## job 7454
// riscv_pipe
module riscv_pipe (
	input  wire        CLK,
	input  wire        RSTn,
	output wire [11:0] I_MEM_ADDR,
	input  wire [31:0] I_MEM_DI,
	output wire [11:0] D_MEM_ADDR,
	output wire [31:0] D_MEM_DOUT,
	input  wire [31:0] D_MEM_DI,
	output wire        D_MEM_WEN,
	output wire        RF_WE,
	output wire [4:0]  RF_WA,
	output wire [31:0] RF_WD,
	output wire        HALT
);
Size: ~5,800 cells after synthesis, about 1,400 flip-flops, about 160 I/O pins.
clock: 3.0 ns
lec_check: 0
cap_margin: 10
core_margin: 2
core_utilization: 72
cts_cluster_diameter: 364
cts_cluster_size: 41
hold_slack_margin: -0.08
place_density: 0.66
setup_slack_margin: -0.31
slew_margin: 20
run.sh (not shown) runs the stock make flow with config.mk's settings and CLKGATE_MAP_FILE=.
Job 7454 never completed; the flow aborted with a tool error in 5_1_grt.
diff inputs: job 7454 => job 4082
# job 7454
export LEC_CHECK = 0
export CAP_MARGIN = 10
export CORE_MARGIN = 2
export CORE_UTILIZATION = 72
export CTS_CLUSTER_DIAMETER = 364
export CTS_CLUSTER_SIZE = 41
export HOLD_SLACK_MARGIN = -0.08
export PLACE_DENSITY = 0.66
export SETUP_SLACK_MARGIN = -0.31
export SLEW_MARGIN = 20
create_clock -name core_clock -period 3.0 [get_ports {CLK}]
# job 4082
export LEC_CHECK = 0
export ABC_AREA = 1
export CAP_MARGIN = 20
export CELL_PAD_IN_SITES_DETAIL_PLACEMENT = 2
export CORE_MARGIN = 2
export CORE_UTILIZATION = 27
export CTS_CLUSTER_DIAMETER = 177
export GPL_ROUTABILITY_DRIVEN = 0
export GPL_TIMING_DRIVEN = 0
export HOLD_SLACK_MARGIN = 0.06
export MAX_ROUTING_LAYER = met4
export MIN_ROUTING_LAYER = met2
export SLEW_MARGIN = 20
create_clock -name core_clock -period 8.31 [get_ports {CLK}]
Notes after the runs:
- Job 4082 never completed; the flow aborted with a tool error in 5_1_grt.
- Summary of job 4082 over job 7454: average instance area after synthesis -38%, number of cells in Yosys stat +64%, multiplexer fraction of the synthesized cell area -22 points, placed standard-cell area -2.2%.
- Delta (job 4082 minus job 7454): number of gates given a new drive strength after cts decreased by 105 relative to the old numbers, clock buffer count from CTS rose by 119, number of different library cells in the post-synthesis netlist now sits lower, sequential cell area fraction in the yosys report lower.
## Diff of input files: job 973 against job 4082
# job 4082
export LEC_CHECK = 0
export ABC_AREA = 1
export CAP_MARGIN = 20
export CELL_PAD_IN_SITES_DETAIL_PLACEMENT = 2
export CORE_MARGIN = 2
export CORE_UTILIZATION = 27
export CTS_CLUSTER_DIAMETER = 177
export GPL_ROUTABILITY_DRIVEN = 0
export GPL_TIMING_DRIVEN = 0
export HOLD_SLACK_MARGIN = 0.06
export MAX_ROUTING_LAYER = met4
export MIN_ROUTING_LAYER = met2
export SLEW_MARGIN = 20
create_clock -name core_clock -period 8.31 [get_ports {CLK}]
# job 973
export LEC_CHECK = 0
export CAP_MARGIN = 20
export CELL_PAD_IN_SITES_DETAIL_PLACEMENT = 1
export CELL_PAD_IN_SITES_GLOBAL_PLACEMENT = 3
export CORE_ASPECT_RATIO = 0.95
export CORE_MARGIN = 2
export CORE_UTILIZATION = 30
export HOLD_SLACK_MARGIN = 0.04
export SLEW_MARGIN = 20
create_clock -name core_clock -period 6.5 [get_ports {CLK}]
Notes after the runs:
Comparing job 973 and job 4082, the one run not ending clean was job 4082. No final results exist for job 4082, since it was stopped by error GRT-0116 during 5_1_grt. NOTE distinct cell type count after synthesis job 4082->job 973 increased by more than a quarter. Changes observed in job 973 relative to job 4082: number of buffers created by CTS rose by about 11%, post-synthesis instance total lost about 40%, total cell area reported by yosys after synthesis now sits lower, die area has decreased, number of clock sinks essentially unchanged. Job 973 vs job 4082, number of placed instances, taps included went down by about 33%. On core utilization before placement, the higher figure sits with job 973, not job 4082. [compare] base=job 4082 new=job 973: share of the yosys chip area belonging to registers shows an increase of 0.42 points; post-synthesis area per instance shows an increase of 62%. Relative to job 4082, maximum clock insertion buffer count increased by 1 in job 973.


riscv_pipe again, from the RTL that the note above started with.
export LEC_CHECK = 0
export ABC_AREA = 1
export CAP_MARGIN = 25
export CELL_PAD_IN_SITES_GLOBAL_PLACEMENT = 1
export CORE_MARGIN = 5
export CORE_UTILIZATION = 46
export CTS_CLUSTER_DIAMETER = 191
export CTS_CLUSTER_SIZE = 33
export GPL_TIMING_DRIVEN = 0
export MAX_ROUTING_LAYER = met5
export MIN_ROUTING_LAYER = met2
export PLACE_DENSITY = 0.37
export SETUP_SLACK_MARGIN = 0.01
export SLEW_MARGIN = 15
export TNS_END_PERCENT = 95
create_clock -name core_clock -period 7.32 [get_ports {CLK}]
The starting point stopped in 5_1_grt.
Next try:
ABC_AREA = unset   (was 1)
CAP_MARGIN = 0   (was 25)
CELL_PAD_IN_SITES_GLOBAL_PLACEMENT = unset   (was 1)
CORE_MARGIN = 2   (was 5)
CORE_UTILIZATION = 70   (was 46)
CTS_CLUSTER_DIAMETER = 353   (was 191)
CTS_CLUSTER_SIZE = 19   (was 33)
GPL_TIMING_DRIVEN = unset   (was 0)
HOLD_SLACK_MARGIN = 0.3   (was unset)
MAX_ROUTING_LAYER = unset   (was met5)
MIN_ROUTING_LAYER = unset   (was met2)
PLACE_DENSITY = unset   (was 0.37)
SETUP_SLACK_MARGIN = -0.18   (was 0.01)
SLEW_MARGIN = 20   (was 15)
TNS_END_PERCENT = unset   (was 95)
clock period = 3.1 ns   (was 7.32 ns; I/O delays follow)
Result: The new run died in 5_1_grt. Synthesized area fell by 0.85%. Synthesized cell count went down by 39%. Die area is lower by 36%.
Next try:
CAP_MARGIN = 20   (was 0)
CELL_PAD_IN_SITES_DETAIL_PLACEMENT = 1   (was unset)
CORE_UTILIZATION = 30   (was 70)
CTS_CLUSTER_DIAMETER = unset   (was 353)
CTS_CLUSTER_SIZE = unset   (was 19)
HOLD_SLACK_MARGIN = unset   (was 0.3)
SETUP_SLACK_MARGIN = unset   (was -0.18)
clock period = 6.5 ns   (was 3.1 ns; I/O delays follow)
With this change the flow produced a clean layout.
Die size grows by 130%.
Area after synthesis does not change.
Synthesized cell count does not change.
Next try:
ABC_AREA = 1   (was unset)
CELL_PAD_IN_SITES_DETAIL_PLACEMENT = unset   (was 1)
CELL_PAD_IN_SITES_GLOBAL_PLACEMENT = 2   (was unset)
CORE_ASPECT_RATIO = 1.31   (was unset)
CORE_UTILIZATION = 54   (was 30)
CTS_CLUSTER_DIAMETER = 328   (was unset)
CTS_CLUSTER_SIZE = 98   (was unset)
PLACE_DENSITY = 0.4   (was unset)
SETUP_SLACK_MARGIN = 1.85   (was unset)
TNS_END_PERCENT = 5   (was unset)
Effect: This time the run ended with an error in 3_1_place_gp_skip_io; synthesized area climbs slightly; die area goes down by well over a third; synthesized cell count grows by well over a third.
